== build 85 ==
## Circle_Area_Calculator
module Circle_Area_Calculator(clk, rst, radius, area);
  input wire clk, rst;
  input wire [31:0] radius;
  output reg [31:0] area;
  wire [31:0] Square_radius, Result;
  parameter Pi = 32'b01000000010010010000111111010000;
  FloatMultiplier_rounding FM0(.Multiplicand(radius), .Multiplier(radius), .Result(Square_radius));
  FloatMultiplier_rounding FM1(.Multiplicand(Square_radius), .Multiplier(Pi), .Result(Result));
  always @(posedge clk) begin
	if(rst) begin
		area[31:0] <= 1'b0;
	end else begin
		area[31:0] <= Result[31:0];
	end
  end
endmodule
Size: ~4300 cells after synthesis, ~31 flip-flops, about 32000 µm² of cells after synthesis.
==> flow/config.mk <==
export PLATFORM = sky130hd
export DESIGN_NAME = Circle_Area_Calculator
export DESIGN_NICKNAME = Circle_Area_Calculator
export VERILOG_FILES = /design/flow/design.v
export SDC_FILE = /design/flow/constraint.sdc
export NUM_CORES = 4
export LEC_CHECK = 0
export ABC_AREA = 0
export CAP_MARGIN = 20
export CORE_MARGIN = 2
export CORE_UTILIZATION = 72
export CTS_CLUSTER_DIAMETER = 59
export CTS_CLUSTER_SIZE = 15
export SLEW_MARGIN = 20
export TNS_END_PERCENT = 5
==> flow/constraint.sdc <==
create_clock -name core_clock -period 30.0 [get_ports {clk}]
set_input_delay 6.0000 -clock core_clock [delete_from_list [all_inputs] [get_ports {clk}]]
set_output_delay 6.0000 -clock core_clock [all_outputs]
set_load 0.01 [all_outputs]
run.sh (not shown) runs the stock make flow with config.mk's settings and CLKGATE_MAP_FILE=.
Input-level comparison between build 44 and build 85:
- putting HOLD_SLACK_MARGIN at 0.14 where nothing was set
- swapping 72 for 40 in CORE_UTILIZATION
- swapping 59 for 357 in CTS_CLUSTER_DIAMETER
- putting PLACE_DENSITY_LB_ADDON at 0.1 where nothing was set
- putting CELL_PAD_IN_SITES_DETAIL_PLACEMENT at 2 where nothing was set
- swapping 2 for 3 in CORE_MARGIN
- clearing ABC_AREA, which used to be 0
- putting CORE_ASPECT_RATIO at 0.99 where nothing was set
- swapping 15 for 20 in CTS_CLUSTER_SIZE
- clearing TNS_END_PERCENT, which used to be 5
Findings:
| number of placed cells counting well taps | build 44 vs build 85 | 16% higher |. From build 85 to build 44, chip area line of the yosys report did not move at all. Relative to build 85, the vertical extent of the die measured on build 44 has increased by more than a quarter. When build 44 is measured against build 85, its routability-driven placement congestion ratio turns out about 6.5% lower. Compared with build 85, build 44 shows a higher overall chip area. Status(build 44) = ERROR, stage = global routing. From build 85 to build 44, I/O pin count did not move at all. Cmp build 44 vs build 85: initial cell density of the core lower in build 44. Comparing build 44 against build 85, there is no change at all in deepest clock path buffer count. Build 44: count of cells resized by post-cts repair 154 above build 85.
#### Input delta (build 64 over build 44)
- HOLD_SLACK_MARGIN removed (was 0.14)
- SETUP_SLACK_MARGIN newly set to 4.29
- PLACE_DENSITY_LB_ADDON changed from 0.1 to 0.24
==> comparison <==
- Build 64 did not finish: a tool error stopped it during global routing.
- Taking build 44 as the reference, in build 64 cell resize tally after clock tree synthesis up about 80%; share of cell area taken by muxes after synthesis flat; synthesized-area fraction occupied by and/or/nand/nor cells flat; area figure in the yosys stat output flat; maximum level of the CTS H-tree flat.
- Final weighted congestion in routability-driven placement in build 64 vs build 44: up about 3.3%
- Netlist area before placement came out exactly the same in build 64 and build 44.
- Between build 44 and build 64, detailed placement HPWL increased.
- Compared with build 44, in build 64 I/O pin count held steady; instance count after placement with tap cells included shrank by 406.
--- input diff build 64..build 60 ---
- setting ABC_AREA to 1 for the first time
- setting TNS_END_PERCENT to 15 for the first time
- changing CTS_CLUSTER_SIZE from 20 to 100
- changing CTS_CLUSTER_DIAMETER from 357 to 59
- removing SETUP_SLACK_MARGIN (formerly 4.29)
- removing PLACE_DENSITY_LB_ADDON (formerly 0.24)
- changing CORE_UTILIZATION from 40 to 49
- changing CORE_MARGIN from 3 to 2
- removing CORE_ASPECT_RATIO (formerly 0.99)
- removing CELL_PAD_IN_SITES_DETAIL_PLACEMENT (formerly 2)
### Flow results
- Build 64 is listed as incomplete: the tool reported an error in global routing and the run ended there.
- Build 60 did not stop at any stage, and its layout met the timing, DRC and antenna checks.
- From build 64 to build 60 the numbers moved as follows: quantity of gates resized following cts down 292, chip area shows a reduction of 19%, number of buffers added for setup after CTS has decreased, number of cell instances after yosys synthesis increased by about 17% relative to the old numbers.
- Between build 64 and build 60, floorplan-stage core utilization is lower for build 64, build 60 comes in above that.
The following lists how build 5 was set up differently from build 60:
- setting HOLD_SLACK_MARGIN to 0.14 for the first time
- setting PLACE_DENSITY_LB_ADDON to 0.05 for the first time
- removing CTS_CLUSTER_DIAMETER (formerly 59)
- changing CORE_MARGIN from 2 to 3
- removing ABC_AREA (formerly 1)
- setting CELL_PAD_IN_SITES_DETAIL_PLACEMENT to 2 for the first time
- changing CTS_CLUSTER_SIZE from 100 to 20
- removing TNS_END_PERCENT (formerly 15)
- changing CORE_UTILIZATION from 49 to 40
--- outcome ---
Flow for build 5 halted at global routing, error code ODB-0269.
Of build 60 and build 5, build 5 shows the higher synthesized-area fraction occupied by adder cells, with build 60 below it.
Cell area after synthesis | build 5 below build 60
Going from build 60 to build 5, number of cells in Yosys stat shrinks by 748.
Total setup buffers inserted after CTS: lower on build 60
Diff build 5..build 60 | portion of the post-synthesis area used by sequential elements | negligible
Relative to build 60, the Yosys chip area of build 5 is lower by 0.54%.
~same cell count after placement in build 60 and build 5
STATUS area of the chip: build 5 loses against build 60
In terms of maximum level of the CTS H-tree, build 5 and build 60 differ only marginally.
#### Input delta (build 51 over build 5)
- a change of CORE_MARGIN from 3 to 2
- an added CTS_CLUSTER_DIAMETER of 59
- a deleted HOLD_SLACK_MARGIN that had been 0.14
- a change of CTS_CLUSTER_SIZE from 20 to 15
- a deleted PLACE_DENSITY_LB_ADDON that had been 0.05
- a deleted CELL_PAD_IN_SITES_DETAIL_PLACEMENT that had been 2
- an added ABC_AREA of 1
- a change of CORE_UTILIZATION from 40 to 49
==> comparison <==
Build 51: no failed stages, no open violations at the end
Changes observed in build 51 relative to build 5: proportion of synthesized area in mux cells decreased by 0.61 points relative to the old numbers; starting utilization of the core area increased by 8.8 points relative to the old numbers; share of synthesized cell area in and, or, nand and nor gates increased by 1.4 points relative to the old numbers.
Placer's final routability congestion estimate was higher in build 51 than in build 5.
Max post-synthesis instance area across build 51 and build 5: build 51
The run showing the greater total setup buffers inserted after CTS is build 5.
